[design.v]
`timescale 1ns / 1ps
module Rx (
    input  logic        clk_fpga,   
    input  logic        reset,      
    input  logic        RxD,       
    output logic [7:0]  RxData,
    output logic        data_valid      
);
    parameter int clk_freq    = 100_000_000;
    parameter int baud_rate   = 115200;
    parameter int div_sample  = 4;    
    parameter int div_counter = clk_freq / (baud_rate * div_sample);
    parameter int mid_sample  = div_sample / 2;
    parameter int div_bit     = 10;   
    typedef enum logic {IDLE=0, RECEIVING=1} state_t;
    state_t state, nextstate;
    logic [3:0]  bit_counter;         
    logic [1:0]  sample_counter;      
    logic [13:0] baudrate_counter;    
    logic [9:0]  rxshift_reg;         
    logic shift;
    logic clear_bitcounter, inc_bitcounter;
    logic clear_samplecounter, inc_samplecounter;
    assign RxData = rxshift_reg[8:1];    
    always_ff @(posedge clk_fpga or posedge reset) begin
        if (reset) begin
            state            <= IDLE;
            bit_counter      <= '0;
            sample_counter   <= '0;
            baudrate_counter <= '0;
            rxshift_reg      <= '0;
            data_valid       <= 1'b0;
        end else begin
            data_valid <= 1'b0;     
            baudrate_counter <= baudrate_counter + 1;
            if (baudrate_counter >= div_counter - 1) begin
                baudrate_counter <= 0;
                state <= nextstate;
                if (shift)
                    rxshift_reg <= {RxD, rxshift_reg[9:1]};
                if (clear_samplecounter)
                    sample_counter <= 0;
                else if (inc_samplecounter)
                    sample_counter <= sample_counter + 1;
                if (clear_bitcounter)
                    bit_counter <= 0;
                else if (inc_bitcounter)
                    bit_counter <= bit_counter + 1;
                if (state == RECEIVING &&
                    bit_counter == div_bit - 1 &&
                    sample_counter == div_sample - 1) begin
                    data_valid <= 1'b1;
                end
            end
        end
    end
    always_comb begin
        shift               = 1'b0;
        clear_samplecounter = 1'b0;
        inc_samplecounter   = 1'b0;
        clear_bitcounter    = 1'b0;
        inc_bitcounter      = 1'b0;
        nextstate           = state;
        case (state)
            IDLE: begin
                if (!RxD) begin
                    nextstate           = RECEIVING;
                    clear_bitcounter    = 1'b1;
                    clear_samplecounter = 1'b1;
                end
            end
            RECEIVING: begin
                nextstate = RECEIVING;
                if (sample_counter == mid_sample - 1)
                    shift = 1'b1;
                if (sample_counter == div_sample - 1) begin
                    inc_bitcounter     = 1'b1;
                    clear_samplecounter= 1'b1;
                    if (bit_counter == div_bit - 1)
                        nextstate = IDLE;
                end else begin
                    inc_samplecounter = 1'b1;
                end
            end
            default: nextstate = IDLE;
        endcase
    end
endmodule
module Tx #(
    parameter integer CLOCK_FREQ = 100_000_000,
    parameter integer BAUD_RATE  = 115200
) (
    input  logic        clk,
    input  logic        reset,
    input  logic        ready,       
    input  logic [7:0]  tx_data,
    output logic        TxD,
    output logic        tdre         
);
    localparam integer CYCLES_PER_BIT = (CLOCK_FREQ + BAUD_RATE - 1) / BAUD_RATE;  
    localparam integer BAUD_MAX       = (CYCLES_PER_BIT > 0) ? (CYCLES_PER_BIT - 1) : 0;
    localparam integer BAUD_CNT_WIDTH = $clog2(BAUD_MAX + 1);
    typedef enum logic [1:0] {
        S_MARK,    
        S_START,   
        S_DATA,    
        S_STOP     
    } state_t;
    state_t state, next_state;
    logic [7:0] txbuff;
    logic [2:0] bit_count;
    logic [BAUD_CNT_WIDTH-1:0] baud_count;
    logic ready_sync;
    always_ff @(posedge clk or posedge reset) begin
        if (reset)
            ready_sync <= 1'b0;
        else
            ready_sync <= ready;
    end
    always_ff @(posedge clk or posedge reset) begin
        if (reset)
            state <= S_MARK;
        else
            state <= next_state;
    end
    always_comb begin
        next_state = state;
        case (state)
            S_MARK: begin
                if (ready_sync && tdre)
                    next_state = S_START;
            end
            S_START: begin
                if (baud_count == BAUD_MAX)
                    next_state = S_DATA;
            end
            S_DATA: begin
                if ((baud_count == BAUD_MAX) && (bit_count == 3'd7))
                    next_state = S_STOP;
            end
            S_STOP: begin
                if (baud_count == BAUD_MAX)
                    next_state = S_MARK;
            end
            default: next_state = S_MARK;
        endcase
    end
    always_ff @(posedge clk or posedge reset) begin
        if (reset) begin
            TxD        <= 1'b1;
            tdre       <= 1'b1;
            baud_count <= '0;
            bit_count  <= '0;
            txbuff     <= '0;
        end else begin
            case (state)
                S_MARK: begin
                    TxD        <= 1'b1;
                    baud_count <= '0;
                    bit_count  <= '0;
                    if (ready_sync && tdre) begin
                        txbuff <= tx_data;   
                        tdre   <= 1'b0;      
                    end else begin
                        tdre   <= 1'b1;      
                    end
                end
                S_START: begin
                    TxD <= 1'b0;  
                    if (baud_count == BAUD_MAX) begin
                        baud_count <= '0;
                    end else begin
                        baud_count <= baud_count + 1;
                    end
                end
                S_DATA: begin
                    TxD <= txbuff[0];  
                    if (baud_count == BAUD_MAX) begin
                        baud_count <= '0;
                        txbuff    <= {1'b0, txbuff[7:1]};
                        bit_count <= bit_count + 1;
                    end else begin
                        baud_count <= baud_count + 1;
                    end
                end
                S_STOP: begin
                    TxD <= 1'b1;  
                    if (baud_count == BAUD_MAX) begin
                        baud_count <= '0;
                        tdre       <= 1'b1;  
                    end else begin
                        baud_count <= baud_count + 1;
                    end
                end
                default: begin
                    TxD        <= 1'b1;
                    tdre       <= 1'b1;
                    baud_count <= '0;
                    bit_count  <= '0;
                end
            endcase
        end
    end
endmodule
`timescale 1ns / 1ps
module command_parser (
    input  logic clk,
    input  logic reset,
    input  logic [7:0] rx_byte,
    input  logic       rx_valid,
    input  logic       cmd_ack,
    output logic       cmd_ready,
    output logic       seq_sel,    
    output logic [7:0] n_value
);
    typedef enum logic [2:0] {
        S_WAIT_LETTER,
        S_WAIT_COMMA,
        S_WAIT_NUM1,
        S_WAIT_LF,
        S_DONE
    } pstate_t;
    pstate_t state;
    logic [7:0] tens;
    logic       got_two_digits;
    assign cmd_ready = (state == S_DONE);
    always_ff @(posedge clk or posedge reset) begin
        if (reset) begin
            state          <= S_WAIT_LETTER;
            seq_sel        <= 1'b0;
            n_value        <= 8'd0;
            tens           <= 8'd0;
            got_two_digits <= 1'b0;
        end else begin
            if (cmd_ack && state == S_DONE) begin
                state <= S_WAIT_LETTER;
            end else if (rx_valid) begin
                unique case (state)
                    S_WAIT_LETTER: begin
                        if (rx_byte == "P") begin
                            seq_sel <= 1'b0;
                            state   <= S_WAIT_COMMA;
                        end else if (rx_byte == "M") begin
                            seq_sel <= 1'b1;
                            state   <= S_WAIT_COMMA;
                        end else begin
                            state <= S_WAIT_LETTER;  
                        end
                    end
                    S_WAIT_COMMA: begin
                        if (rx_byte == ",")
                            state <= S_WAIT_NUM1;
                        else
                            state <= S_WAIT_LETTER;  
                    end
                    S_WAIT_NUM1: begin
                        if (rx_byte >= "0" && rx_byte <= "9") begin
                            tens           <= rx_byte - "0";
                            got_two_digits <= 1'b0;
                            state          <= S_WAIT_LF;
                        end else begin
                            state <= S_WAIT_LETTER;
                        end
                    end
                    S_WAIT_LF: begin
                        if (rx_byte >= "0" && rx_byte <= "9") begin
                            n_value        <= (tens * 10) + (rx_byte - "0");
                            got_two_digits <= 1'b1;
                        end else if (rx_byte == "\n" || rx_byte == 8'h0D) begin
                            if (!got_two_digits)
                                n_value <= tens;
                            state <= S_DONE;
                        end
                    end
                    S_DONE: begin
                        state <= S_DONE;
                    end
                    default: state <= S_WAIT_LETTER;
                endcase
            end
        end
    end
endmodule
`timescale 1ns / 1ps
module padovan_unit (
    input  logic        clk,
    input  logic        reset,
    input  logic        start,
    input  logic [7:0]  n,
    output logic [31:0] result,
    output logic        done
);
    typedef enum logic [1:0] {IDLE, INIT, LOOP, FINISH} state_t;
    state_t state;
    logic [31:0] p0, p1, p2;
    logic [7:0]  i;
    always_ff @(posedge clk or posedge reset) begin
        if (reset) begin
            state  <= IDLE;
            result <= 32'd0;
            done   <= 1'b0;
        end else begin
            done <= 1'b0;
            case (state)
                IDLE: begin
                    if (start)
                        state <= INIT;
                end
                INIT: begin
                    p0 <= 32'd1;
                    p1 <= 32'd1;
                    p2 <= 32'd1;
                    i  <= 8'd3;
                    if (n == 0 || n == 1 || n == 2) begin
                        result <= 32'd1;
                        state  <= FINISH;
                    end else begin
                        state <= LOOP;
                    end
                end
                LOOP: begin
                    if (i <= n) begin
                        logic [31:0] new_p;
                        new_p = p0 + p1;
                        p0 <= p1;
                        p1 <= p2;
                        p2 <= new_p;
                        i  <= i + 1;
                        if (i == n) begin
                            result <= new_p;
                            state  <= FINISH;
                        end
                    end
                end
                FINISH: begin
                    done  <= 1'b1;
                    state <= IDLE;
                end
            endcase
        end
    end
endmodule
`timescale 1ns / 1ps
module moser_unit (
    input  logic        clk,
    input  logic        reset,
    input  logic        start,
    input  logic [7:0]  n,
    output logic [31:0] result,
    output logic        done
);
    typedef enum logic [1:0] {IDLE, RUN, FINISH} state_t;
    state_t state;
    logic [7:0]  n_work;
    logic [31:0] acc;
    logic [2:0]  pos;
    always_ff @(posedge clk or posedge reset) begin
        if (reset) begin
            state  <= IDLE;
            result <= 32'd0;
            done   <= 1'b0;
        end else begin
            done <= 1'b0;
            case (state)
                IDLE: begin
                    if (start) begin
                        if (n == 0) begin
                            result <= 32'd0;
                            state  <= FINISH;
                        end else begin
                            n_work <= n;
                            acc    <= 32'd0;
                            pos    <= 3'd0;
                            state  <= RUN;
                        end
                    end
                end
                RUN: begin
                    if (n_work != 0) begin
                        acc    <= acc | ({31'd0, n_work[0]} << {pos, 1'b0});
                        pos    <= pos + 3'd1;
                        n_work <= n_work >> 1;
                    end else begin
                        result <= acc;
                        state  <= FINISH;
                    end
                end
                FINISH: begin
                    done  <= 1'b1;
                    state <= IDLE;
                end
            endcase
        end
    end
endmodule
`timescale 1ns / 1ps
module top_cmd_uart #(
    parameter integer CLOCK_FREQ = 100_000_000,
    parameter integer BAUD_RATE  = 115200
)(
    input  logic       clk,
    input  logic       reset,
    input  logic       RxD,
    output logic       TxD,
    output logic [7:0] led
);
    logic [7:0] rx_byte;
    logic       rx_valid;
    Rx #(
        .clk_freq  (CLOCK_FREQ),
        .baud_rate (BAUD_RATE)
    ) u_rx (
        .clk_fpga   (clk),
        .reset      (reset),
        .RxD        (RxD),
        .RxData     (rx_byte),
        .data_valid (rx_valid)
    );
    logic [7:0] tx_data;
    logic       tx_start;
    logic       tx_free;
    Tx #(
        .CLOCK_FREQ (CLOCK_FREQ),
        .BAUD_RATE  (BAUD_RATE)
    ) u_tx (
        .clk    (clk),
        .reset  (reset),
        .ready  (tx_start),
        .tx_data(tx_data),
        .TxD    (TxD),
        .tdre   (tx_free)
    );
    logic       cmd_ready;
    logic       seq_sel;      
    logic [7:0] n_value;
    logic       cmd_ack;
    command_parser u_parser (
        .clk      (clk),
        .reset    (reset),
        .rx_byte  (rx_byte),
        .rx_valid (rx_valid),
        .cmd_ack  (cmd_ack),
        .cmd_ready(cmd_ready),
        .seq_sel  (seq_sel),
        .n_value  (n_value)
    );
    logic        pad_start, pad_done;
    logic [31:0] pad_res;
    padovan_unit u_pad (
        .clk    (clk),
        .reset  (reset),
        .start  (pad_start),
        .n      (n_value),
        .result (pad_res),
        .done   (pad_done)
    );
    logic        mos_start, mos_done;
    logic [31:0] mos_res;
    moser_unit u_mos (
        .clk    (clk),
        .reset  (reset),
        .start  (mos_start),
        .n      (n_value),
        .result (mos_res),
        .done   (mos_done)
    );
    typedef enum logic [2:0] {
        S_WAIT_CMD,
        S_START_CALC,
        S_WAIT_CALC,
        S_SEND_B0,
        S_SEND_B1,
        S_SEND_B2,
        S_SEND_B3
    } main_state_t;
    main_state_t state;
    logic [31:0] result_reg;
    logic        tx_wait;    
    assign cmd_ack = (state == S_START_CALC);
    assign pad_start = (state == S_START_CALC) && (cmd_ready) && (seq_sel == 1'b0);
    assign mos_start = (state == S_START_CALC) && (cmd_ready) && (seq_sel == 1'b1);
    assign led = rx_byte;
    always_ff @(posedge clk or posedge reset) begin
        if (reset) begin
            state    <= S_WAIT_CMD;
            tx_data  <= 8'd0;
            tx_start <= 1'b0;
            result_reg <= 32'd0;
            tx_wait  <= 1'b0;
        end else begin
            tx_start <= 1'b0;  
            if (tx_wait && !tx_free)
                tx_wait <= 1'b0;
            case (state)
                S_WAIT_CMD: begin
                    if (cmd_ready) begin
                        state <= S_START_CALC;
                    end
                end
                S_START_CALC: begin
                    state <= S_WAIT_CALC;
                end
                S_WAIT_CALC: begin
                    if (!seq_sel && pad_done) begin
                        result_reg <= pad_res;
                        state      <= S_SEND_B0;
                    end else if (seq_sel && mos_done) begin
                        result_reg <= mos_res;
                        state      <= S_SEND_B0;
                    end
                end
                S_SEND_B0: begin
                    if (tx_free && !tx_wait) begin
                        tx_data  <= result_reg[31:24];
                        tx_start <= 1'b1;
                        tx_wait  <= 1'b1;
                        state    <= S_SEND_B1;
                    end
                end
                S_SEND_B1: begin
                    if (tx_free && !tx_wait) begin
                        tx_data  <= result_reg[23:16];
                        tx_start <= 1'b1;
                        tx_wait  <= 1'b1;
                        state    <= S_SEND_B2;
                    end
                end
                S_SEND_B2: begin
                    if (tx_free && !tx_wait) begin
                        tx_data  <= result_reg[15:8];
                        tx_start <= 1'b1;
                        tx_wait  <= 1'b1;
                        state    <= S_SEND_B3;
                    end
                end
                S_SEND_B3: begin
                    if (tx_free && !tx_wait) begin
                        tx_data  <= result_reg[7:0];
                        tx_start <= 1'b1;
                        tx_wait  <= 1'b1;
                        state    <= S_WAIT_CMD;  
                    end
                end
                default: state <= S_WAIT_CMD;
            endcase
        end
    end
endmodule
[constraint.sdc]
create_clock -name core_clock -period 4.55 [get_ports {clk}]
set_input_delay 0.9100 -clock core_clock [delete_from_list [all_inputs] [get_ports {clk}]]
set_output_delay 0.9100 -clock core_clock [all_outputs]
set_load 0.01 [all_outputs]
[config.mk]
export PLATFORM = sky130hd
export DESIGN_NAME = top_cmd_uart
export DESIGN_NICKNAME = top_cmd_uart
export VERILOG_FILES = /design/flow/design.v
export SDC_FILE = /design/flow/constraint.sdc
export NUM_CORES = 4
export LEC_CHECK = 0
export ABC_AREA = 1
export CAP_MARGIN = 5
export CELL_PAD_IN_SITES_DETAIL_PLACEMENT = 1
export CELL_PAD_IN_SITES_GLOBAL_PLACEMENT = 2
export CORE_ASPECT_RATIO = 0.65
export CORE_MARGIN = 9
export CORE_UTILIZATION = 33
export CTS_CLUSTER_DIAMETER = 341
export CTS_CLUSTER_SIZE = 22
export GPL_ROUTABILITY_DRIVEN = 1
export GPL_TIMING_DRIVEN = 1
export MAX_ROUTING_LAYER = met4
export MIN_ROUTING_LAYER = met2
export PLACE_DENSITY_LB_ADDON = 0.15
export SETUP_SLACK_MARGIN = 1.01
export SLEW_MARGIN = 25
export TNS_END_PERCENT = 5
[run.sh]
#!/bin/bash
# the make line also repeats each setting of config.mk as NAME=value (left out here)
make -C /OpenROAD-flow-scripts/flow DESIGN_CONFIG=/design/flow/config.mk WORK_HOME=/design/flow/orfs CLKGATE_MAP_FILE= finish
==> results.rst, run 1 <==
Implementation results
======================

.. list-table::
   :header-rows: 1

   * - Metric
     - Value
   * - Crit path buffers/inverters
     - 0
   * - Cells after synthesis
     - 1846
   * - Predominant post-synthesis flop cell
     - sky130_fd_sc_hd__dfrtp_1
   * - CTS Hold Bufs
     - 0
   * - CTS tree
     - yes
   * - Post-layout net count
     - 1924
   * - Origin of the worst setup path
     - u_parser.tens[1]
   * - Clk network pwr share
     - 0.327
   * - Count of endpoints failing setup in the final report
     - 0
   * - Total Wirelength
     - 43700 µm
   * - Static Leakage
     - 8.36 nW
   * - Buffer count from post-CTS setup fixing
     - 0
   * - Area of the placeable core
     - 46100 µm²
   * - Vias in the first global route
     - 19024
   * - Clock slew seen by the registers of the worst setup and hold paths
     - 0.10 ns
   * - Power in combinational cells
     - 0.524 mW
   * - Distinct cell type count of the synthesized netlist
     - 49
   * - IO Count
     - 12
   * - Cell resize tally after clock tree synthesis
     - 0
   * - CP startpoint kind
     - flip-flop
   * - FP Util
     - 0.338
   * - Worst hold path type
     - reg2reg
   * - Insertion delay of the later-clocked pin in the worst-skew pair
     - 0.56 ns
   * - Sequential-to-total area share from yosys stat
     - 0.526
   * - Mux frac, synth
     - 0.00136
   * - Top area contributor share
     - 0.277
   * - Critical hold path startpoint
     - tx_start
   * - Number of buffers between clock root and the deepest sink
     - 3
   * - Worst Hold Endpoint
     - u_tx.ready_sync
   * - Max power group
     - registers
   * - Top post-synthesis cells by count
     - 515 x sky130_fd_sc_hd__nand2_1, 337 x sky130_fd_sc_hd__inv_1, 173 x sky130_fd_sc_hd__dfrtp_1
   * - Via density
     - 6.54
   * - Power drawn by the sequential cells
     - 2.99 mW
   * - Yosys top cell by area
     - sky130_fd_sc_hd__dfrtp_1
   * - Max-slew violation count
     - 0
   * - Capture point of the worst path
     - u_parser.n_value[6]
   * - Height of the chip
     - 193 µm
   * - Final min period
     - 2.94 ns
   * - Stages on worst setup path
     - 11
   * - Worst-case clock skew
     - 0.0356 ns
   * - Max stage delay cell, worst path
     - sky130_fd_sc_hd__fa_1
   * - Antenna violations before repair
     - 0
   * - Cell row count
     - 63
   * - TritonCTS Buffers
     - 17
   * - Main combinational cell family by area after synthesis
     - simple AND/OR/NAND/NOR gates
   * - Worst Path Max Fanout
     - 4
   * - Number of cell instances after yosys synthesis
     - 1846
   * - Clk root buf
     - sky130_fd_sc_hd__clkbuf_16
   * - Tool warnings
     - 35
   * - Total Die Area
     - 55600 µm²
   * - Endpoint of the worst register-to-register path
     - u_parser.n_value[6]
   * - XOR/XNOR share of the synthesized area
     - 0.00842
   * - Maximum number of pins on one net before global-route repair
     - 64
   * - Result of the run
     - no timing/DRC/antenna violations
   * - Crit share post-route
     - 0.646
   * - Worst path required time
     - 4.96 ns
   * - Max Freq
     - 340 MHz
   * - Kind of critical path
     - reg2reg
   * - First-pass iteration count of the detailed router
     - 5
   * - Yosys stat chip area
     - 15600 µm²
   * - Worst supply voltage drop on vdd
     - 0.207 mV
   * - Summed instance area of the synthesized netlist
     - 15600 µm²
   * - Crit-path most repeated cell
     - sky130_fd_sc_hd__ha_1
   * - Final Hold Violation Tally
     - 0
   * - Routed WL per cell
     - 17.7 µm
   * - Cell-by-cell trace of the critical path
     - ha_1 > ha_1 > fa_1 > ha_1 > ha_1 > a21oi_1 > o21ai_0 > xnor2_1 > nand2_1 > o211ai_1 > o21ai_0
   * - GRT overflow
     - 0
   * - Final antenna-violating net count
     - 0
   * - Net switching power of the design
     - 1.42 mW
   * - Transition at the pin with the smallest max-transition slack
     - 0.908 ns
   * - Synthesized area per cell
     - 8.45 µm²
   * - Sequential fraction of design power
     - 0.572
   * - Most used standard cell by instance count after synthesis
     - sky130_fd_sc_hd__nand2_1
   * - First-pass GRT wire length
     - 69700 µm
   * - Die X
     - 288 µm
   * - Adder-cell share of the synthesized area
     - 0.0624
   * - Gpl congestion
     - 0.865
   * - CTS sink count
     - 303
   * - Remaining max-slew budget at the tightest pin
     - 0.394
   * - Number of warnings reported in the yosys synthesis log
     - 6
   * - Maximum level of the CTS H-tree
     - 1
   * - Proportion of power drawn by combinational gates
     - 0.100
   * - Final HPWL DP
     - 31700 µm
   * - Kind of cell adding the most delay to the critical path
     - adder cells
   * - Fraction of power spent switching nets
     - 0.271
   * - Basic-gate share of the synthesized area counting and, or, nand and nor cells
     - 0.212
   * - CP arrival
     - 3.35 ns
   * - Internal power consumption
     - 3.81 mW
   * - Synth top area cells
     - sky130_fd_sc_hd__dfrtp_1 28%, sky130_fd_sc_hd__edfxtp_1 24%, sky130_fd_sc_hd__nand2_1 12%, sky130_fd_sc_hd__inv_1 8.1%, sky130_fd_sc_hd__ha_1 5.9%
   * - Max-capacitance violation count
     - 0
   * - Number of cells traversed by the worst hold path
     - 0
   * - Drt first-iter violations
     - 1140
   * - Total of flip-flops plus latches after synthesis
     - 303
   * - Overall power after layout
     - 5.22 mW
   * - R2R setup slack
     - 1.61 ns
   * - Pwr dens
     - 309 nW/µm²
   * - Area added between synthesis and finish
     - 8.26%
   * - Maximum cell stage delay along the critical path
     - 0.47 ns
   * - Async set-reset flop share out of synthesis
     - 0.594
   * - # DRC
     - 0
   * - Startpoint of the worst-slack reg-to-reg timing path
     - u_parser.tens[1]
   * - Compound-cell area share of the yosys netlist
     - 0.0898
   * - Final setup TNS
     - 0 ns
   * - Port Buffer Count
     - 11
   * - Setup repair after global routing missed its margin
     - false
   * - Clk pwr
     - 1.71 mW
   * - Number of enable flip-flop cells
     - 123
   * - Via Count
     - 16178
   * - Worst Setup End Kind
     - flip-flop
   * - Global-route usage over all layers
     - 0.244
   * - Cell count of the worst reg-to-reg path
     - 11
[area by class of cell]
type	count	area, µm²
Antenna cell	1	2.50
Clock buffer	28	467
Clock inverter	2	16.3
Fill cell	5482	29200
Inverter	348	1310
Multi-Input combinational cell	1153	5880
Sequential cell	303	8210
Tap cell	617	772
Timing Repair Buffer	22	243
[routing by layer]
layer / vias up / part of all wire / GRT usage
li1: 5805 / - / -
met1: 6042 / 0 / -
met2: 4233 / 0.46 / 0.221
met3: 98 / 0.52 / 0.414
met4: 0 / 0.018 / 0.0212
met5: - / 0 / -
[stage by stage]
step	utilization	area (µm²)	hold slack (ns)	setup WS (ns)	instances
3_5_place_dp	0.356	16400	0.340	1.64	2443
5_1_grt	0.366	16900	0.383	1.39	2473
2_1_floorplan	-	15600	0.331	0.657	1851
6_report	0.366	16900	0.363	1.61	2474
3_3_place_gp	0.356	16400	0.337	1.69	2443
4_1_cts	0.366	16900	0.366	1.63	2473
==> inputs of run 2 (changes only) <==
Settings changed: ABC_AREA 1 to not set, CAP_MARGIN 5 to 30, CELL_PAD_IN_SITES_DETAIL_PLACEMENT 1 to not set, CELL_PAD_IN_SITES_GLOBAL_PLACEMENT 2 to 1, CORE_ASPECT_RATIO 0.65 to 0.99, CORE_MARGIN 9 to 2, CORE_UTILIZATION 33 to 27, CTS_CLUSTER_DIAMETER 341 to 263, CTS_CLUSTER_SIZE 22 to not set, GPL_ROUTABILITY_DRIVEN 1 to not set, GPL_TIMING_DRIVEN 1 to 0, MIN_ROUTING_LAYER met2 to met1, PLACE_DENSITY_LB_ADDON 0.15 to 0.14, SETUP_SLACK_MARGIN 1.01 to 0.96, SLEW_MARGIN 25 to 20, TNS_END_PERCENT 5 to not set.
Clock period 4.55 ns to 7.05 ns, I/O delays scaled along.
==> results.rst, run 2 <==
Implementation results
======================

.. list-table::
   :header-rows: 1

   * - Metric
     - Value
   * - Cell count of the worst reg-to-reg path
     - 9 (-2)
   * - IO Count
     - 12 (unchanged)
   * - Number of buffers between clock root and the deepest sink
     - 3 (unchanged)
   * - Result of the run
     - no timing/DRC/antenna violations
   * - Max-capacitance violation count
     - 0 (unchanged)
   * - Kind of critical path
     - reg2reg
   * - Main combinational cell family by area after synthesis
     - simple AND/OR/NAND/NOR gates
   * - Worst Setup End Kind
     - flip-flop
   * - Drt first-iter violations
     - 694 (-39%)
   * - Worst-case clock skew
     - 0.0187 ns (-0.0169 ns)
   * - CP startpoint kind
     - flip-flop
   * - Number of cell instances after yosys synthesis
     - 1348 (-27%)
   * - XOR/XNOR share of the synthesized area
     - 0.0358 (+0.0273)
   * - Vias in the first global route
     - 10239 (-46%)
   * - Mux frac, synth
     - 0.0230 (+0.0216)
   * - First-pass GRT wire length
     - 59200 µm (-15%)
   * - Maximum level of the CTS H-tree
     - 2 (+1)
   * - Maximum cell stage delay along the critical path
     - 1.02 ns (+0.55 ns)
   * - Proportion of power drawn by combinational gates
     - 0.084 (-0.016)
   * - Routed WL per cell
     - 16.8 µm (-4.6%)
   * - Worst hold margin
     - 0.351 ns (-0.0122 ns)
   * - Kind of cell adding the most delay to the critical path
     - AND-OR/OR-AND gates
   * - Compound-cell area share of the yosys netlist
     - 0.132 (+0.0426)
   * - Max stage delay cell, worst path
     - sky130_fd_sc_hd__a2111oi_0
   * - Transition at the pin with the smallest max-transition slack
     - 1.01 ns (+0.0973 ns)
   * - Distinct cell type count of the synthesized netlist
     - 63 (+29%)
   * - Area added between synthesis and finish
     - 17.5%
   * - Number of cells traversed by the worst hold path
     - 0 (unchanged)
   * - Clk root buf
     - sky130_fd_sc_hd__clkbuf_16
   * - Endpoint of the worst register-to-register path
     - u_pad.p2[27]
   * - CTS tree
     - yes
   * - Power in combinational cells
     - 0.357 mW (-32%)
   * - CTS sink count
     - 303 (unchanged)
   * - Yosys top cell by area
     - sky130_fd_sc_hd__dfrtp_1
   * - R2R setup slack
     - 3.30 ns (+1.69 ns)
   * - Synthesized area per cell
     - 10.9 µm² (+29%)
   * - Worst path setup slack after routing
     - 3.30 ns (+1.69 ns)
   * - Post-route insts no fill
     - 2152 (-13%)
   * - Number of enable flip-flop cells
     - 123 (unchanged)
   * - Critical hold path startpoint
     - tx_start
   * - Summed instance area of the synthesized netlist
     - 14700 µm² (-5.9%)
   * - Gpl congestion
     - 0.764 (-12%)
   * - Clock slew seen by the registers of the worst setup and hold paths
     - 0.06 ns (-0.04 ns)
   * - GRT overflow
     - 0 (unchanged)
   * - Sequential fraction of design power
     - 0.454 (-0.118)
   * - Final setup TNS
     - 0 ns (unchanged)
   * - Cell resize tally after clock tree synthesis
     - 0 (unchanged)
   * - CTS Hold Bufs
     - 0 (unchanged)
   * - Via Count
     - 9983 (-38%)
   * - Placed cell count
     - 2080 (-15%)
   * - Startpoint of the worst-slack reg-to-reg timing path
     - u_pad.p1[6]
   * - Origin of the worst setup path
     - u_pad.p1[6]
   * - Worst path required time
     - 7.32 ns (+2.36 ns)
   * - Via density
     - 4.64 (-29%)
   * - Pwr dens
     - 248 nW/µm² (-20%)
   * - Most used standard cell by instance count after synthesis
     - sky130_fd_sc_hd__dfrtp_1
   * - Async set-reset flop share out of synthesis
     - 0.594 (unchanged)
   * - Worst Path Max Fanout
     - 8 (+4)
   * - Crit share post-route
     - 0.532 (-0.114)
   * - Worst supply voltage drop on vdd
     - 0.219 mV (+5.8%)
   * - Final antenna-violating net count
     - 0 (unchanged)
   * - Diode count
     - 0 (-1)
   * - # DRC
     - 0 (unchanged)
   * - Power drawn by the sequential cells
     - 1.94 mW (-35%)
   * - First-pass iteration count of the detailed router
     - 5 (unchanged)
   * - Sequential-to-total area share from yosys stat
     - 0.559 (+0.0327)
   * - Setup Slack @ Placement
     - 3.35 ns (+1.71 ns)
   * - Max-slew violation count
     - 0 (unchanged)
   * - Area of the placeable core
     - 54100 µm² (+17%)
   * - Die X
     - 238 µm (-17%)
   * - Total Wirelength
     - 36300 µm (-17%)
   * - FP Util
     - 0.271 (-0.0670)
   * - Final Hold Violation Tally
     - 0 (unchanged)
   * - Final min period
     - 3.75 ns (+0.814 ns)
   * - Predominant post-synthesis flop cell
     - sky130_fd_sc_hd__dfrtp_1
   * - Port Buffer Count
     - 11 (unchanged)
   * - Tool warnings
     - 34 (-2.9%)
   * - Count of endpoints failing setup in the final report
     - 0 (unchanged)
   * - Maximum number of pins on one net before global-route repair
     - 33 (-48%)
   * - Static Leakage
     - 6.99 nW (-16%)
   * - Yosys stat chip area
     - 14700 µm² (-5.9%)
   * - Internal power consumption
     - 3.24 mW (-15%)
   * - Total of flip-flops plus latches after synthesis
     - 303 (unchanged)
   * - Cell row count
     - 85 (+35%)
   * - Global-route usage over all layers
     - 0.137 (-0.107)
   * - Fraction of power spent switching nets
     - 0.243 (-0.0282)
   * - Stages on worst setup path
     - 9 (-2)
   * - Post-layout net count
     - 1504 (-22%)
   * - Antenna violations before repair
     - 0 (unchanged)
   * - Setup repair after global routing missed its margin
     - false
   * - Overall power after layout
     - 4.27 mW (-18%)
   * - Number of warnings reported in the yosys synthesis log
     - 6 (unchanged)
   * - TritonCTS Buffers
     - 39 (+22)
   * - Top post-synthesis cells by count
     - 173 x sky130_fd_sc_hd__dfrtp_1, 125 x sky130_fd_sc_hd__nor2_1, 123 x sky130_fd_sc_hd__edfxtp_1
   * - Cells after synthesis
     - 1348 (-27%)
   * - Top area contributor share
     - 0.295 (+0.0173)
   * - Clk pwr
     - 1.98 mW (+16%)
   * - Synth top area cells
     - sky130_fd_sc_hd__dfrtp_1 29%, sky130_fd_sc_hd__edfxtp_1 25%, sky130_fd_sc_hd__ha_1 6.2%, sky130_fd_sc_hd__and2_1 3.8%, sky130_fd_sc_hd__nor2_1 3.2%
   * - Capture point of the worst path
     - u_pad.p2[27]
   * - Final HPWL DP
     - 26400 µm (-17%)
   * - Max power group
     - clock
   * - Cell-by-cell trace of the critical path
     - ha_1 > clkbuf_1 > nand2_1 > nor3_1 > o21ai_0 > a2111oi_0 > o21ai_0 > xor2_1 > nor2_1
   * - Net switching power of the design
     - 1.04 mW (-27%)
   * - CP arrival
     - 4.02 ns (+0.67 ns)
   * - Adder-cell share of the synthesized area
     - 0.0663 (+0.00388)
   * - Crit path buffers/inverters
     - 1 (+1)
   * - Basic-gate share of the synthesized area counting and, or, nand and nor cells
     - 0.148 (-0.0644)
   * - Buffer count from post-CTS setup fixing
     - 0 (unchanged)
   * - Clk network pwr share
     - 0.462 (+0.135)
   * - Max Freq
     - 266 MHz (-22%)
   * - Worst Hold Endpoint
     - u_tx.ready_sync
   * - Crit-path most repeated cell
     - sky130_fd_sc_hd__o21ai_0
   * - Worst hold path type
     - reg2reg
   * - Remaining max-slew budget at the tightest pin
     - 0.312 (-0.0815)
   * - Height of the chip
     - 236 µm (+22%)
   * - Total Die Area
     - 56300 µm² (+1.2%)
   * - Insertion delay of the later-clocked pin in the worst-skew pair
     - 0.56 ns (about the same)
-- run 2: cell type report --
cell class	instances	area, µm²
buffer	66	288
timing repair buffer	31	375
sequential	303	8210
clock buffer	58	1160
fill	5507	36900
clock inverter	14	115
tap	696	871
multi-input combinational	920	6010
inverter	64	244
-- run 2: layer usage --
metal / share of wire / global-route usage / up-vias / routed length (µm)
li1: - / - / 4938 / -
met1: 0.50 / 0.186 / 4887 / 18000
met2: 0.45 / 0.209 / 103 / 16300
met3: 0.034 / 0.0262 / 55 / 1220
met4: 0.023 / 0.0377 / 0 / 819
met5: 0 / - / - / 0
-- run 2: metrics by stage --
stage | utilization | area [µm²]
3_5_place_dp | 0.295 | 16000
6_report | 0.319 | 17300
2_1_floorplan | - | 14700
5_1_grt | 0.319 | 17300
3_3_place_gp | 0.290 | 15700
4_1_cts | 0.319 | 17300
==> inputs of run 3 (changes only) <==
Settings changed: ABC_AREA set to 1, CAP_MARGIN 30 to 20, CELL_PAD_IN_SITES_GLOBAL_PLACEMENT 1 to not set, CORE_ASPECT_RATIO 0.99 to not set, CORE_UTILIZATION 27 to 71, CTS_CLUSTER_DIAMETER 263 to not set, CTS_CLUSTER_SIZE set to 10, GPL_TIMING_DRIVEN 0 to not set, MAX_ROUTING_LAYER met4 to not set, MIN_ROUTING_LAYER met1 to not set, PLACE_DENSITY_LB_ADDON 0.14 to not set, SETUP_SLACK_MARGIN 0.96 to 0.33.
Clock period 7.05 ns to 2.31 ns, I/O delays scaled along.
==> results.rst, run 3 <==
Implementation results
======================

.. list-table::
   :header-rows: 1

   * - Metric
     - Value
   * - Count of endpoints failing setup in the final report
     - 17 (+17)
   * - Final HPWL DP
     - 23500 µm (-11%)
   * - Fraction of power spent switching nets
     - 0.259 (+0.0158)
   * - CP arrival
     - 2.93 ns (-1.09 ns)
   * - Total of flip-flops plus latches after synthesis
     - 303 (unchanged)
   * - Clk root buf
     - sky130_fd_sc_hd__clkbuf_16
   * - Stages on worst setup path
     - 10 (+1)
   * - Final setup TNS
     - -2.32 ns (-2.32 ns)
   * - Clock slew seen by the registers of the worst setup and hold paths
     - 0.07 ns (about the same)
   * - Capture point of the worst path
     - u_pad.p2[15]
   * - Insertion delay of the later-clocked pin in the worst-skew pair
     - 0.56 ns (about the same)
   * - CTS tree
     - yes
   * - Distinct cell type count of the synthesized netlist
     - 49 (-22%)
   * - Number of buffers between clock root and the deepest sink
     - 3 (unchanged)
   * - Static Leakage
     - 9.99 nW (+43%)
   * - Worst path required time
     - 2.62 ns (-4.70 ns)
   * - Kind of cell adding the most delay to the critical path
     - simple AND/OR/NAND/NOR gates
   * - Critical hold path startpoint
     - tx_start
   * - Cell row count
     - 54 (-36%)
   * - Clk pwr
     - 5.44 mW (+170%)
   * - Sequential fraction of design power
     - 0.470 (+0.016)
   * - Basic-gate share of the synthesized area counting and, or, nand and nor cells
     - 0.212 (+0.0644)
   * - Sequential-to-total area share from yosys stat
     - 0.526 (-0.0327)
   * - Result of the run
     - failed layout checks
   * - Gpl congestion
     - 0.911 (+19%)
   * - Adder-cell share of the synthesized area
     - 0.0624 (-0.00388)
   * - Crit-path most repeated cell
     - sky130_fd_sc_hd__nand2_2
   * - Compound-cell area share of the yosys netlist
     - 0.0898 (-0.0426)
   * - Util after Layout
     - 0.925 (+0.606)
   * - CTS sink count
     - 303 (unchanged)
   * - Total Wirelength
     - 54300 µm (+50%)
   * - Routed WL per cell
     - 23.8 µm (+41%)
   * - Worst Setup End Kind
     - flip-flop
   * - Via density
     - 6.54 (+41%)
   * - CP startpoint kind
     - flip-flop
   * - Maximum level of the CTS H-tree
     - 2 (unchanged)
   * - First-pass GRT wire length
     - 62200 µm (+5.1%)
   * - R2R setup slack
     - -0.31 ns (-3.61 ns)
   * - Top post-synthesis cells by count
     - 515 x sky130_fd_sc_hd__nand2_1, 337 x sky130_fd_sc_hd__inv_1, 173 x sky130_fd_sc_hd__dfrtp_1
   * - Final antenna-violating net count
     - 0 (unchanged)
   * - Max-capacitance violation count
     - 0 (unchanged)
   * - Post-route insts no fill
     - 2283 (+6.1%)
   * - Crit share post-route
     - 1.14 (+0.603)
   * - Overall power after layout
     - 12.5 mW (+190%)
   * - Area of the placeable core
     - 21700 µm² (-60%)
   * - Via Count
     - 14942 (+50%)
   * - Remaining max-slew budget at the tightest pin
     - 0.464 (+0.152)
   * - Port Buffer Count
     - 11 (unchanged)
   * - Power in combinational cells
     - 1.20 mW (+240%)
   * - Main combinational cell family by area after synthesis
     - simple AND/OR/NAND/NOR gates
   * - Worst path setup slack after routing
     - -0.313 ns (-3.61 ns)
   * - Die X
     - 152 µm (-36%)
   * - Max Freq
     - 381 MHz (+43%)
   * - Most used standard cell by instance count after synthesis
     - sky130_fd_sc_hd__nand2_1
   * - Top area contributor share
     - 0.277 (-0.0173)
   * - Max stage delay cell, worst path
     - sky130_fd_sc_hd__edfxtp_1
   * - Worst-case clock skew
     - 0.0510 ns (+0.0323 ns)
   * - Antenna violations before repair
     - 4 (+4)
   * - Clk network pwr share
     - 0.434 (-0.028)
   * - Cell count of the worst reg-to-reg path
     - 10 (+1)
   * - Max power group
     - registers
   * - TritonCTS Buffers
     - 36 (-7.7%)
   * - # DRC
     - 0 (unchanged)
   * - Async set-reset flop share out of synthesis
     - 0.594 (unchanged)
   * - Worst Path Max Fanout
     - 4 (-4)
   * - Startpoint of the worst-slack reg-to-reg timing path
     - u_pad.p1[12]
   * - Mux frac, synth
     - 0.00136 (-0.0216)
   * - Placed cell count
     - 2130 (+2.4%)
   * - Number of cell instances after yosys synthesis
     - 1846 (+37%)
   * - Internal power consumption
     - 9.28 mW (+190%)
   * - Area added between synthesis and finish
     - 28.5%
   * - Height of the chip
     - 152 µm (-36%)
   * - Final Hold Violation Tally
     - 0 (unchanged)
   * - Kind of critical path
     - reg2reg
   * - Origin of the worst setup path
     - u_pad.p1[12]
   * - Vias in the first global route
     - 12847 (+25%)
   * - Cells after synthesis
     - 1846 (+37%)
   * - IO Count
     - 12 (unchanged)
   * - Max-slew violation count
     - 0 (unchanged)
   * - Worst supply voltage drop on vdd
     - 0.769 mV (+250%)
   * - Violated checks
     - negative setup slack
   * - Net switching power of the design
     - 3.24 mW (+210%)
   * - Crit path buffers/inverters
     - 2 (+1)
   * - Number of enable flip-flop cells
     - 123 (unchanged)
   * - FP Util
     - 0.720 (+0.448)
   * - Total Die Area
     - 23200 µm² (-59%)
   * - Yosys top cell by area
     - sky130_fd_sc_hd__dfrtp_1
   * - Endpoint of the worst register-to-register path
     - u_pad.p2[15]
   * - Worst hold path type
     - reg2reg
   * - Setup repair after global routing missed its margin
     - true
   * - Maximum cell stage delay along the critical path
     - 0.45 ns (-0.57 ns)
   * - Predominant post-synthesis flop cell
     - sky130_fd_sc_hd__dfrtp_1
   * - First-pass iteration count of the detailed router
     - 22 (+17)
   * - GRT overflow
     - 0 (unchanged)
   * - Maximum number of pins on one net before global-route repair
     - 99 (+200%)
   * - Drt first-iter violations
     - 2495 (+260%)
   * - Cell-by-cell trace of the critical path
     - ha_4 > inv_1 > nand2_2 > nand2_2 > nand2_2 > a21oi_4 > nand2_8 > nor2_4 > nand3b_1 > inv_1
   * - Summed instance area of the synthesized netlist
     - 15600 µm² (+6.2%)
   * - Synth top area cells
     - sky130_fd_sc_hd__dfrtp_1 28%, sky130_fd_sc_hd__edfxtp_1 24%, sky130_fd_sc_hd__nand2_1 12%, sky130_fd_sc_hd__inv_1 8.1%, sky130_fd_sc_hd__ha_1 5.9%
   * - Tool warnings
     - 39 (+15%)
   * - XOR/XNOR share of the synthesized area
     - 0.00842 (-0.0273)
   * - Setup Slack @ Placement
     - -0.300 ns (-3.65 ns)
   * - Proportion of power drawn by combinational gates
     - 0.096 (+0.012)
   * - # fillers
     - 774 (-86%)
   * - Post-layout net count
     - 2055 (+37%)
   * - Final min period
     - 2.62 ns (-1.13 ns)
   * - Synthesized area per cell
     - 8.45 µm² (-22%)
   * - Yosys stat chip area
     - 15600 µm² (+6.2%)
   * - Number of warnings reported in the yosys synthesis log
     - 6 (unchanged)
   * - Global-route usage over all layers
     - 0.330 (+0.193)
   * - Transition at the pin with the smallest max-transition slack
     - 0.796 ns (-0.210 ns)
   * - Worst Hold Endpoint
     - u_tx.ready_sync
   * - Pwr dens
     - 624 nW/µm² (+150%)
   * - Number of cells traversed by the worst hold path
     - 0 (unchanged)
   * - Power drawn by the sequential cells
     - 5.88 mW (+200%)
run 3: through the flow:
| stage | cell area (µm²) | hold WS [ns] |
|---|---|---|
| floorplan | 15700 | 0.331 |
| global placement | 16300 | 0.335 |
| detailed placement | 16300 | 0.336 |
| CTS | 18400 | 0.347 |
| global route | 20100 | 0.372 |
| finish | 20100 | 0.364 |
run 3: layout make-up:
type | instances | area (µm²) | share of cell area
antenna | 1 | 2.50 | 0.000125
clock buffer | 62 | 1040 | 0.0518
clock inverter | 2 | 17.5 | 0.000873
inverter | 348 | 1330 | 0.0664
multi-input combinational | 1154 | 7570 | 0.377
sequential | 303 | 8220 | 0.410
tap | 280 | 350 | 0.0175
timing repair buffer | 131 | 1480 | 0.0739
timing repair inverter | 2 | 46.3 | 0.00231
run 3: metal layers:
metal	up-vias	GRT usage	routed length [µm]	share of wire
li1	6147	-	-	-
met1	6993	0.427	17700	0.33
met2	1301	0.563	25000	0.46
met3	495	0.0495	6530	0.12
met4	6	0.135	4940	0.091
met5	-	0	41	0.00076
run 3: timing repair:
| action | CTS | global route |
|---|---|---|
| endpoints found under the setup margin | 161 | 170 |
| cloned | 7 | 8 |
| hold buffers | 0 | 0 |
| setup buffers | 32 | 41 |
| resized | 122 | 329 |
| hold endpoints to repair | 0 | 0 |
| pin swaps | 46 | 143 |
==> inputs of run 4 (changes only) <==
Settings changed: CTS_CLUSTER_SIZE 10 to not set, PLACE_DENSITY set to 0.42, SETUP_SLACK_MARGIN 0.33 to -0.19.
Clock period 2.31 ns to 2.75 ns, I/O delays scaled along.
==> results.rst, run 4 <==
Implementation results
======================

.. list-table::
   :header-rows: 1

   * - Metric
     - Value
   * - Crit path buffers/inverters
     - 0 (-2)
   * - # fillers
     - 1497 (+93%)
   * - Result of the run
     - failed layout checks
   * - Async set-reset flop share out of synthesis
     - 0.594 (unchanged)
   * - Max power group
     - registers
   * - Sequential-to-total area share from yosys stat
     - 0.526 (unchanged)
   * - Worst-case clock skew
     - 0.00685 ns (-0.0441 ns)
   * - Final HPWL DP
     - 22900 µm (-2.7%)
   * - Max Freq
     - 359 MHz (-5.9%)
   * - Post-route insts no fill
     - 2169 (-5.0%)
   * - Crit-path most repeated cell
     - sky130_fd_sc_hd__ha_1
   * - Mux frac, synth
     - 0.00136 (unchanged)
   * - Sequential fraction of design power
     - 0.487 (+0.017)
   * - Placed cell count
     - 2111 (-0.89%)
   * - Final antenna-violating net count
     - 0 (unchanged)
   * - Basic-gate share of the synthesized area counting and, or, nand and nor cells
     - 0.212 (unchanged)
   * - Clock slew seen by the registers of the worst setup and hold paths
     - 0.06 ns (about the same)
   * - Height of the chip
     - 152 µm (unchanged)
   * - Clk root buf
     - sky130_fd_sc_hd__clkbuf_16
   * - CTS Hold Bufs
     - 0 (unchanged)
   * - Worst Hold Endpoint
     - u_tx.ready_sync
   * - Setup Slack @ Placement
     - -0.0204 ns (+0.280 ns)
   * - Distinct cell type count of the synthesized netlist
     - 49 (unchanged)
   * - Total length of routed met3 wires
     - 1770 µm (-73%)
   * - TritonCTS Buffers
     - 31 (-14%)
   * - Top area contributor share
     - 0.277 (unchanged)
   * - Area added between synthesis and finish
     - 9.73%
   * - Insertion delay of the later-clocked pin in the worst-skew pair
     - 0.57 ns (about the same)
   * - Via Count
     - 11966 (-20%)
   * - Area of the placeable core
     - 21700 µm² (unchanged)
   * - Power in combinational cells
     - 0.841 mW (-30%)
   * - Routed WL per cell
     - 15.2 µm (-36%)
   * - CP startpoint kind
     - flip-flop
   * - Worst supply voltage drop on vdd
     - 0.597 mV (-22%)
   * - Internal power consumption
     - 7.75 mW (-16%)
   * - Final min period
     - 2.79 ns (+0.165 ns)
   * - CP arrival
     - 3.23 ns (+0.30 ns)
   * - First-pass GRT wire length
     - 56000 µm (-10%)
   * - Cell row count
     - 54 (unchanged)
   * - Global-route usage over all layers
     - 0.291 (-0.0390)
   * - Synth top area cells
     - sky130_fd_sc_hd__dfrtp_1 28%, sky130_fd_sc_hd__edfxtp_1 24%, sky130_fd_sc_hd__nand2_1 12%, sky130_fd_sc_hd__inv_1 8.1%, sky130_fd_sc_hd__ha_1 5.9%
   * - GRT overflow
     - 0 (unchanged)
   * - Buffer count from post-CTS setup fixing
     - 0 (-100%)
   * - # DRC
     - 0 (unchanged)
   * - Kind of critical path
     - reg2reg
   * - Origin of the worst setup path
     - u_parser.tens[1]
   * - Summed instance area of the synthesized netlist
     - 15600 µm² (unchanged)
   * - First-pass iteration count of the detailed router
     - 6 (-73%)
   * - Worst hold margin
     - 0.349 ns (-0.0153 ns)
   * - MI comb area
     - 5890 µm² (-22%)
   * - Maximum level of the CTS H-tree
     - 1 (-1)
   * - Number of cells traversed by the worst hold path
     - 0 (unchanged)
   * - Met2 wirelength from detailed routing
     - 15800 µm (-37%)
   * - Capture point of the worst path
     - u_parser.n_value[6]
   * - Cells after synthesis
     - 1846 (unchanged)
   * - Yosys top cell by area
     - sky130_fd_sc_hd__dfrtp_1
   * - Net switching power of the design
     - 2.39 mW (-26%)
   * - Startpoint of the worst-slack reg-to-reg timing path
     - u_parser.tens[1]
   * - Synthesized area per cell
     - 8.45 µm² (unchanged)
   * - Worst path setup slack after routing
     - -0.0381 ns (+0.275 ns)
   * - Routed length on met1
     - 14500 µm (-18%)
   * - Total Die Area
     - 23200 µm² (unchanged)
   * - Number of enable flip-flop cells
     - 123 (unchanged)
   * - Main combinational cell family by area after synthesis
     - simple AND/OR/NAND/NOR gates
   * - FP Util
     - 0.720 (unchanged)
   * - Proportion of power drawn by combinational gates
     - 0.083 (-0.013)
   * - Most used standard cell by instance count after synthesis
     - sky130_fd_sc_hd__nand2_1
   * - Yosys stat chip area
     - 15600 µm² (unchanged)
   * - Clk pwr
     - 4.36 mW (-20%)
   * - Final setup TNS
     - -0.0381 ns (+2.29 ns)
   * - Final Hold Violation Tally
     - 0 (unchanged)
   * - Port Buffer Count
     - 11 (unchanged)
   * - Top post-synthesis cells by count
     - 515 x sky130_fd_sc_hd__nand2_1, 337 x sky130_fd_sc_hd__inv_1, 173 x sky130_fd_sc_hd__dfrtp_1
   * - Max-slew violation count
     - 0 (unchanged)
   * - Post-layout net count
     - 1943 (-5.5%)
   * - Cell-by-cell trace of the critical path
     - ha_1 > ha_1 > fa_1 > ha_1 > ha_4 > nand2_1 > o21ai_0 > xnor2_1 > nand2_1 > o211ai_1 > o21ai_0
   * - Worst Path Max Fanout
     - 4 (unchanged)
   * - Top sig layer
     - met4
   * - Max stage delay cell, worst path
     - sky130_fd_sc_hd__fa_1
   * - Compound-cell area share of the yosys netlist
     - 0.0898 (unchanged)
   * - Transition at the pin with the smallest max-transition slack
     - 0.716 ns (-0.0792 ns)
   * - Clk network pwr share
     - 0.430 (-0.004)
   * - Max-capacitance violation count
     - 0 (unchanged)
   * - Worst hold path type
     - reg2reg
   * - Violated checks
     - negative setup slack
   * - Antenna violations before repair
     - 0 (-4)
   * - Static Leakage
     - 8.69 nW (-13%)
   * - Maximum number of pins on one net before global-route repair
     - 99 (unchanged)
   * - Endpoint of the worst register-to-register path
     - u_parser.n_value[6]
   * - Worst Setup End Kind
     - flip-flop
   * - Cell count of the worst reg-to-reg path
     - 11 (+1)
   * - Number of warnings reported in the yosys synthesis log
     - 6 (unchanged)
   * - Stages on worst setup path
     - 11 (+1)
   * - Pwr dens
     - 592 nW/µm² (-5.1%)
   * - Vias in the first global route
     - 11718 (-8.8%)
   * - Diode count
     - 0 (-1)
   * - Fraction of power spent switching nets
     - 0.236 (-0.0233)
   * - Total of flip-flops plus latches after synthesis
     - 303 (unchanged)
   * - Tool warnings
     - 36 (-7.7%)
   * - Number of cell instances after yosys synthesis
     - 1846 (unchanged)
   * - Area of all sequential standard cells
     - 8210 µm² (-0.11%)
   * - Util after Layout
     - 0.790 (-0.135)
   * - Cell resize tally after clock tree synthesis
     - 0 (-100%)
   * - Count of endpoints failing setup in the final report
     - 1 (-16)
   * - Critical hold path startpoint
     - tx_start
   * - R2R setup slack
     - -0.04 ns (+0.27 ns)
   * - CTS tree
     - yes
   * - Gpl congestion
     - 0.952 (+4.6%)
   * - Remaining max-slew budget at the tightest pin
     - 0.519 (+0.0555)
   * - Adder-cell share of the synthesized area
     - 0.0624 (unchanged)
   * - CTS sink count
     - 303 (unchanged)
   * - Crit share post-route
     - 1.01 (-0.121)
   * - Power drawn by the sequential cells
     - 4.94 mW (-16%)
   * - Die X
     - 152 µm (unchanged)
   * - XOR/XNOR share of the synthesized area
     - 0.00842 (unchanged)
   * - Kind of cell adding the most delay to the critical path
     - adder cells
   * - Drt first-iter violations
     - 1014 (-59%)
   * - Via density
     - 5.52 (-16%)
   * - Total Wirelength
     - 32900 µm (-39%)
   * - Maximum cell stage delay along the critical path
     - 0.46 ns (about the same)
   * - IO Count
     - 12 (unchanged)
   * - Worst path required time
     - 3.20 ns (+0.58 ns)
   * - Number of buffers between clock root and the deepest sink
     - 3 (unchanged)
   * - Predominant post-synthesis flop cell
     - sky130_fd_sc_hd__dfrtp_1
## run 4: cell type report
class / count / share of cell area
Inverter: 348 / 0.0765
Clock buffer: 46 / 0.0540
Timing Repair Buffer: 27 / 0.0171
Sequential cell: 303 / 0.479
Multi-Input combinational cell: 1153 / 0.344
Clock inverter: 12 / 0.00869
Tap cell: 280 / 0.0205
## run 4: per-stage QoR
step                      area, µm²  power [mW]
after floorplan               15600        5.60
after global placement        16000        5.79
after detailed placement      16000        5.82
after CTS                     17100        10.2
after global routing          17100        10.5
final                         17100        10.1
## run 4: layer usage
metal,up-vias,global-route usage
li1,5917,-
met1,5623,0.402
met2,350,0.485
met3,76,0.0370
met4,0,0.0970
met5,-,0
==> inputs of run 5 (changes only) <==
Settings changed: CAP_MARGIN 20 to 5, CELL_PAD_IN_SITES_DETAIL_PLACEMENT set to 0, CORE_UTILIZATION 71 to 72, CTS_CLUSTER_SIZE set to 21, GPL_ROUTABILITY_DRIVEN set to 1, GPL_TIMING_DRIVEN set to 1, MAX_ROUTING_LAYER set to met5, SETUP_SLACK_MARGIN -0.19 to -0.13, SLEW_MARGIN 20 to 40.
Clock period 2.75 ns to 2.27 ns, I/O delays scaled along.
==> results.rst, run 5 <==
Implementation results
======================

.. list-table::
   :header-rows: 1

   * - Metric
     - Value
   * - Result of the run
     - failed layout checks
   * - Max stage delay cell, worst path
     - sky130_fd_sc_hd__fa_2
   * - Synthesized area per cell
     - 8.45 µm² (unchanged)
   * - Worst hold path type
     - reg2reg
   * - CTS tree
     - yes
   * - Maximum level of the CTS H-tree
     - 1 (unchanged)
   * - Number of warnings reported in the yosys synthesis log
     - 6 (unchanged)
   * - Max-slew violation count
     - 0 (unchanged)
   * - Critical hold path startpoint
     - u_pad.state[3]
   * - Count of endpoints failing setup in the final report
     - 3 (+2)
   * - Net switching power of the design
     - 2.95 mW (+24%)
   * - Total of flip-flops plus latches after synthesis
     - 303 (unchanged)
   * - Height of the chip
     - 151 µm (-0.68%)
   * - Number of cells traversed by the worst hold path
     - 0 (unchanged)
   * - Drt first-iter violations
     - 1023 (+0.89%)
   * - Max-capacitance violation count
     - 0 (unchanged)
   * - Cell-by-cell trace of the critical path
     - ha_4 > ha_4 > fa_2 > ha_4 > ha_4 > buf_4 > nand2_2 > nand2_1 > nand2_1 > nand2_2 > inv_2 > nand2_1 > nand3_1 > nand2_1 > nand2_1
   * - Instance area after placement
     - 16200 µm² (+1.2%)
   * - Clk network pwr share
     - 0.426 (-0.004)
   * - Startpoint of the worst-slack reg-to-reg timing path
     - u_parser.tens[3]
   * - Compound-cell area share of the yosys netlist
     - 0.0898 (unchanged)
   * - Max power group
     - registers
   * - Distinct cell type count of the synthesized netlist
     - 49 (unchanged)
   * - # DRC
     - 0 (unchanged)
   * - Worst path required time
     - 2.71 ns (-0.49 ns)
   * - Main combinational cell family by area after synthesis
     - simple AND/OR/NAND/NOR gates
   * - Summed instance area of the synthesized netlist
     - 15600 µm² (unchanged)
   * - Total Die Area
     - 22900 µm² (-1.4%)
   * - Top area contributor share
     - 0.277 (unchanged)
   * - IO Count
     - 12 (unchanged)
   * - Predominant post-synthesis flop cell
     - sky130_fd_sc_hd__dfrtp_1
   * - Adder-cell share of the synthesized area
     - 0.0624 (unchanged)
   * - First-pass GRT wire length
     - 56800 µm (+1.4%)
   * - Area added between synthesis and finish
     - 11.6%
   * - Total Wirelength
     - 35200 µm (+6.8%)
   * - Overall power after layout
     - 12.4 mW (+23%)
   * - Kind of critical path
     - reg2reg
   * - Clock slew seen by the registers of the worst setup and hold paths
     - 0.06 ns (about the same)
   * - Basic-gate share of the synthesized area counting and, or, nand and nor cells
     - 0.212 (unchanged)
   * - FP Util
     - 0.738 (+0.0182)
   * - Cell count of the worst reg-to-reg path
     - 15 (+4)
   * - Kind of cell adding the most delay to the critical path
     - adder cells
   * - First-pass iteration count of the detailed router
     - 6 (unchanged)
   * - Worst Setup End Kind
     - flip-flop
   * - Pwr dens
     - 714 nW/µm² (+21%)
   * - GRT overflow
     - 0 (unchanged)
   * - Synth top area cells
     - sky130_fd_sc_hd__dfrtp_1 28%, sky130_fd_sc_hd__edfxtp_1 24%, sky130_fd_sc_hd__nand2_1 12%, sky130_fd_sc_hd__inv_1 8.1%, sky130_fd_sc_hd__ha_1 5.9%
   * - Top post-synthesis cells by count
     - 515 x sky130_fd_sc_hd__nand2_1, 337 x sky130_fd_sc_hd__inv_1, 173 x sky130_fd_sc_hd__dfrtp_1
   * - Area of all sequential standard cells
     - 8210 µm² (unchanged)
   * - Worst Path Max Fanout
     - 4 (unchanged)
   * - Die X
     - 151 µm (-0.68%)
   * - Clk root buf
     - sky130_fd_sc_hd__clkbuf_16
   * - Area of the placeable core
     - 21200 µm² (-2.5%)
   * - Fraction of power spent switching nets
     - 0.237 (+0.00162)
   * - Met2 wirelength from detailed routing
     - 17200 µm (+9.1%)
   * - Setup repair after global routing missed its margin
     - true
   * - Internal power consumption
     - 9.49 mW (+22%)
   * - CTS Hold Bufs
     - 0 (unchanged)
   * - Routed length on met1
     - 14800 µm (+2.6%)
   * - Async set-reset flop share out of synthesis
     - 0.594 (unchanged)
   * - Diode count
     - 0 (unchanged)
   * - Origin of the worst setup path
     - u_parser.tens[3]
   * - Via density
     - 5.64 (+2.3%)
   * - MI comb area
     - 6000 µm² (+1.8%)
   * - Setup Slack @ Placement
     - -0.347 ns (-0.326 ns)
   * - TritonCTS Buffers
     - 31 (unchanged)
   * - Static Leakage
     - 8.80 nW (+1.3%)
   * - Worst supply voltage drop on vdd
     - 0.819 mV (+37%)
   * - Insertion delay of the later-clocked pin in the worst-skew pair
     - 0.56 ns (about the same)
   * - Sequential fraction of design power
     - 0.481 (-0.006)
   * - Max Freq
     - 375 MHz (+4.6%)
   * - Crit share post-route
     - 1.17 (+0.160)
   * - Remaining max-slew budget at the tightest pin
     - 0.528 (+0.00814)
   * - # fillers
     - 1317 (-12%)
   * - Mux frac, synth
     - 0.00136 (unchanged)
   * - Proportion of power drawn by combinational gates
     - 0.093 (+0.010)
   * - Violated checks
     - negative setup slack
   * - Cell row count
     - 53 (-1.9%)
   * - Yosys top cell by area
     - sky130_fd_sc_hd__dfrtp_1
   * - Worst path setup slack after routing
     - -0.394 ns (-0.356 ns)
   * - Cells after synthesis
     - 1846 (unchanged)
   * - Power in combinational cells
     - 1.16 mW (+38%)
   * - Final Hold Violation Tally
     - 0 (unchanged)
   * - Final HPWL DP
     - 23400 µm (+2.5%)
   * - Capture point of the worst path
     - u_parser.n_value[7]
   * - XOR/XNOR share of the synthesized area
     - 0.00842 (unchanged)
   * - Number of enable flip-flop cells
     - 123 (unchanged)
   * - CP startpoint kind
     - flip-flop
   * - Routed WL per cell
     - 16.1 µm (+6.1%)
   * - Sequential-to-total area share from yosys stat
     - 0.526 (unchanged)
   * - R2R setup slack
     - -0.39 ns (-0.36 ns)
   * - Maximum number of pins on one net before global-route repair
     - 95 (-4.0%)
   * - Total length of routed met3 wires
     - 1840 µm (+4.0%)
   * - CP arrival
     - 3.10 ns (-0.13 ns)
   * - Design area
     - 17400 µm² (+1.7%)
   * - Final min period
     - 2.66 ns (-0.124 ns)
   * - Clk pwr
     - 5.30 mW (+22%)
   * - Maximum cell stage delay along the critical path
     - 0.59 ns (+0.13 ns)
   * - Power drawn by the sequential cells
     - 5.98 mW (+21%)
   * - Transition at the pin with the smallest max-transition slack
     - 0.708 ns (-0.00856 ns)
   * - Yosys stat chip area
     - 15600 µm² (unchanged)
   * - Vias in the first global route
     - 11853 (+1.2%)
   * - Antenna violations before repair
     - 0 (unchanged)
   * - Top sig layer
     - met4
   * - Port Buffer Count
     - 11 (unchanged)
   * - Worst-case clock skew
     - 0.0220 ns (+0.0152 ns)
   * - Via Count
     - 12316 (+2.9%)
   * - Number of cell instances after yosys synthesis
     - 1846 (unchanged)
   * - Tool warnings
     - 39 (+8.3%)
   * - Post-layout net count
     - 1962 (+0.98%)
   * - Number of buffers between clock root and the deepest sink
     - 3 (unchanged)
   * - Final antenna-violating net count
     - 0 (unchanged)
   * - Most used standard cell by instance count after synthesis
     - sky130_fd_sc_hd__nand2_1
   * - Crit path buffers/inverters
     - 2 (+2)
   * - CTS sink count
     - 303 (unchanged)
   * - Global-route usage over all layers
     - 0.312 (+0.0213)
   * - Worst Hold Endpoint
     - u_pad.done
   * - Endpoint of the worst register-to-register path
     - u_parser.n_value[7]
   * - Stages on worst setup path
     - 15 (+4)
   * - Crit-path most repeated cell
     - sky130_fd_sc_hd__nand2_1
   * - Gpl congestion
     - 0.926 (-2.8%)
==> run 5: final cells by class <==
class / instances / area share
sequential: 303 / 0.471
timing repair buffer: 46 / 0.0271
clock buffer: 47 / 0.0557
tap: 275 / 0.0197
inverter: 348 / 0.0752
clock inverter: 11 / 0.00689
multi-input combinational: 1153 / 0.344
==> run 5: metal layers <==
layer  vias to the layer above  track usage
met3                       107       0.0377
met1                      5853        0.423
met2                       406        0.525
li1                       5950            -
met4                         0        0.108
met5                         -            0
==> run 5: through the flow <==
| stage | setup TNS [ns] | hold WS [ns] | cells | util |
|---|---|---|---|---|
| detailed placement | -0.885 | 0.336 | 2123 | 0.767 |
| finish | -1.02 | 0.354 | 2183 | 0.824 |
| global route | -3.74 | 0.370 | 2183 | 0.824 |
| floorplan | -87.27 | 0.331 | 1851 | - |
| global placement | -0.728 | 0.335 | 2123 | 0.767 |
| CTS | -0.890 | 0.357 | 2182 | 0.820 |
==> run 5: timing repair <==
action | in CTS | in global routing
buffers inserted | 1 | 1
pin swaps | 7 | 11
resized | 5 | 14
endpoints found under the setup margin | 3 | 13
cloned | 0 | 0
==> inputs of run 6 (changes only) <==
Settings changed: CAP_MARGIN 5 to 20, CELL_PAD_IN_SITES_DETAIL_PLACEMENT 0 to not set, CTS_CLUSTER_SIZE 21 to 51, GPL_ROUTABILITY_DRIVEN 1 to not set, GPL_TIMING_DRIVEN 1 to not set, MAX_ROUTING_LAYER met5 to not set, PLACE_DENSITY 0.42 to not set, PLACE_DENSITY_LB_ADDON set to 0.06, SETUP_SLACK_MARGIN -0.13 to not set, SLEW_MARGIN 40 to 20.
Clock period 2.27 ns to 2.74 ns, I/O delays scaled along.
==> results.rst, run 6 <==
Implementation results
======================

.. list-table::
   :header-rows: 1

   * - Metric
     - Value
   * - Result of the run
     - no timing/DRC/antenna violations
   * - Max stage delay cell, worst path
     - sky130_fd_sc_hd__fa_1
   * - Die X
     - 151 µm (unchanged)
   * - Synthesized area per cell
     - 8.45 µm² (unchanged)
   * - Clock slew seen by the registers of the worst setup and hold paths
     - 0.07 ns (about the same)
   * - Maximum level of the CTS H-tree
     - 1 (unchanged)
   * - Pwr dens
     - 593 nW/µm² (-17%)
   * - Most used standard cell by instance count after synthesis
     - sky130_fd_sc_hd__nand2_1
   * - Final HPWL DP
     - 23300 µm (-0.69%)
   * - Clk pwr
     - 4.37 mW (-18%)
   * - Predominant post-synthesis flop cell
     - sky130_fd_sc_hd__dfrtp_1
   * - Insertion delay of the later-clocked pin in the worst-skew pair
     - 0.55 ns (about the same)
   * - Height of the chip
     - 151 µm (unchanged)
   * - Kind of cell adding the most delay to the critical path
     - adder cells
   * - Vias in the first global route
     - 11915 (+0.52%)
   * - Total of flip-flops plus latches after synthesis
     - 303 (unchanged)
   * - IO Count
     - 12 (unchanged)
   * - Power in combinational cells
     - 0.875 mW (-25%)
   * - Diode count
     - 0 (unchanged)
   * - Sequential fraction of design power
     - 0.486 (+0.005)
   * - Origin of the worst setup path
     - u_parser.tens[1]
   * - Routed length on met1
     - 14400 µm (-2.7%)
   * - FP Util
     - 0.738 (unchanged)
   * - Compound-cell area share of the yosys netlist
     - 0.0898 (unchanged)
   * - Basic-gate share of the synthesized area counting and, or, nand and nor cells
     - 0.212 (unchanged)
   * - Static Leakage
     - 8.70 nW (-1.1%)
   * - Antenna violations before repair
     - 0 (unchanged)
   * - Power drawn by the sequential cells
     - 4.96 mW (-17%)
   * - Fraction of power spent switching nets
     - 0.238 (+0.00115)
   * - Setup repair after global routing missed its margin
     - false
   * - First-pass GRT wire length
     - 56900 µm (+0.15%)
   * - Crit-path most repeated cell
     - sky130_fd_sc_hd__ha_4
   * - Number of enable flip-flop cells
     - 123 (unchanged)
   * - Yosys stat chip area
     - 15600 µm² (unchanged)
   * - Main combinational cell family by area after synthesis
     - simple AND/OR/NAND/NOR gates
   * - CP startpoint kind
     - flip-flop
   * - Placed cell count
     - 2109 (-0.66%)
   * - Post-layout net count
     - 1945 (-0.87%)
   * - Tool warnings
     - 37 (-5.1%)
   * - Worst path required time
     - 3.17 ns (+0.46 ns)
   * - Max-slew violation count
     - 0 (unchanged)
   * - Startpoint of the worst-slack reg-to-reg timing path
     - u_parser.tens[1]
   * - Global-route usage over all layers
     - 0.312 (about the same)
   * - Remaining max-slew budget at the tightest pin
     - 0.494 (-0.0340)
   * - Mux frac, synth
     - 0.00136 (unchanged)
   * - Kind of critical path
     - reg2reg
   * - Synth top area cells
     - sky130_fd_sc_hd__dfrtp_1 28%, sky130_fd_sc_hd__edfxtp_1 24%, sky130_fd_sc_hd__nand2_1 12%, sky130_fd_sc_hd__inv_1 8.1%, sky130_fd_sc_hd__ha_1 5.9%
   * - CP arrival
     - 3.06 ns (-0.04 ns)
   * - Transition at the pin with the smallest max-transition slack
     - 0.755 ns (+0.0470 ns)
   * - Summed instance area of the synthesized netlist
     - 15600 µm² (unchanged)
   * - Stages on worst setup path
     - 11 (-4)
   * - Top post-synthesis cells by count
     - 515 x sky130_fd_sc_hd__nand2_1, 337 x sky130_fd_sc_hd__inv_1, 173 x sky130_fd_sc_hd__dfrtp_1
   * - Cell-by-cell trace of the critical path
     - ha_1 > ha_2 > fa_1 > ha_4 > ha_4 > a21oi_2 > o21ai_2 > xnor2_1 > nand2_1 > o211ai_1 > o21ai_0
   * - First-pass iteration count of the detailed router
     - 6 (unchanged)
   * - Total length of routed met3 wires
     - 2090 µm (+14%)
   * - Net switching power of the design
     - 2.43 mW (-18%)
   * - Yosys top cell by area
     - sky130_fd_sc_hd__dfrtp_1
   * - Worst path setup slack after routing
     - 0.108 ns (+0.503 ns)
   * - CTS tree
     - yes
   * - Crit path buffers/inverters
     - 0 (-2)
   * - Top sig layer
     - met4
   * - Via Count
     - 12145 (-1.4%)
   * - Worst hold path type
     - reg2reg
   * - Max Freq
     - 380 MHz (+1.2%)
   * - CTS sink count
     - 303 (unchanged)
   * - Endpoint of the worst register-to-register path
     - u_parser.n_value[6]
   * - Max-capacitance violation count
     - 0 (unchanged)
   * - Distinct cell type count of the synthesized netlist
     - 49 (unchanged)
   * - Area added between synthesis and finish
     - 10.3%
   * - Max power group
     - registers
[run 6: through the flow]
stage	util	TNS (ns)	power, mW	hold slack, ns	area [µm²]
floorplan	-	-19.18	5.62	0.331	15600
global placement	0.759	0	5.81	0.335	16100
detailed placement	0.759	-0.0146	5.85	0.343	16100
CTS	0.811	0	10.2	0.358	17200
global route	0.814	0	10.6	0.360	17200
finish	0.814	0	10.2	0.355	17200
[run 6: layout make-up]
cell class,instances,area (µm²)
Clock buffer,40,936
Clock inverter,16,148
Fill cell,1341,3950
Inverter,348,1310
Multi-Input combinational cell,1153,5940
Sequential cell,303,8210
Tap cell,275,344
Timing Repair Buffer,30,328
[run 6: metal layers]
metal | vias up | global-route usage
li1 | 5914 | -
met1 | 5736 | 0.420
met2 | 410 | 0.533
met3 | 85 | 0.0404
met4 | 0 | 0.0967
met5 | - | 0
[run 6: what timing repair did]
action | CTS | global route
pin swaps | 0 | 0
gates resized | 1 | 7
gates cloned | 0 | 0
hold endpoints to repair | 0 | 0
endpoints found under the setup margin | 1 | 3
Power figures rest on the tool's default switching activity, not on a simulated workload.
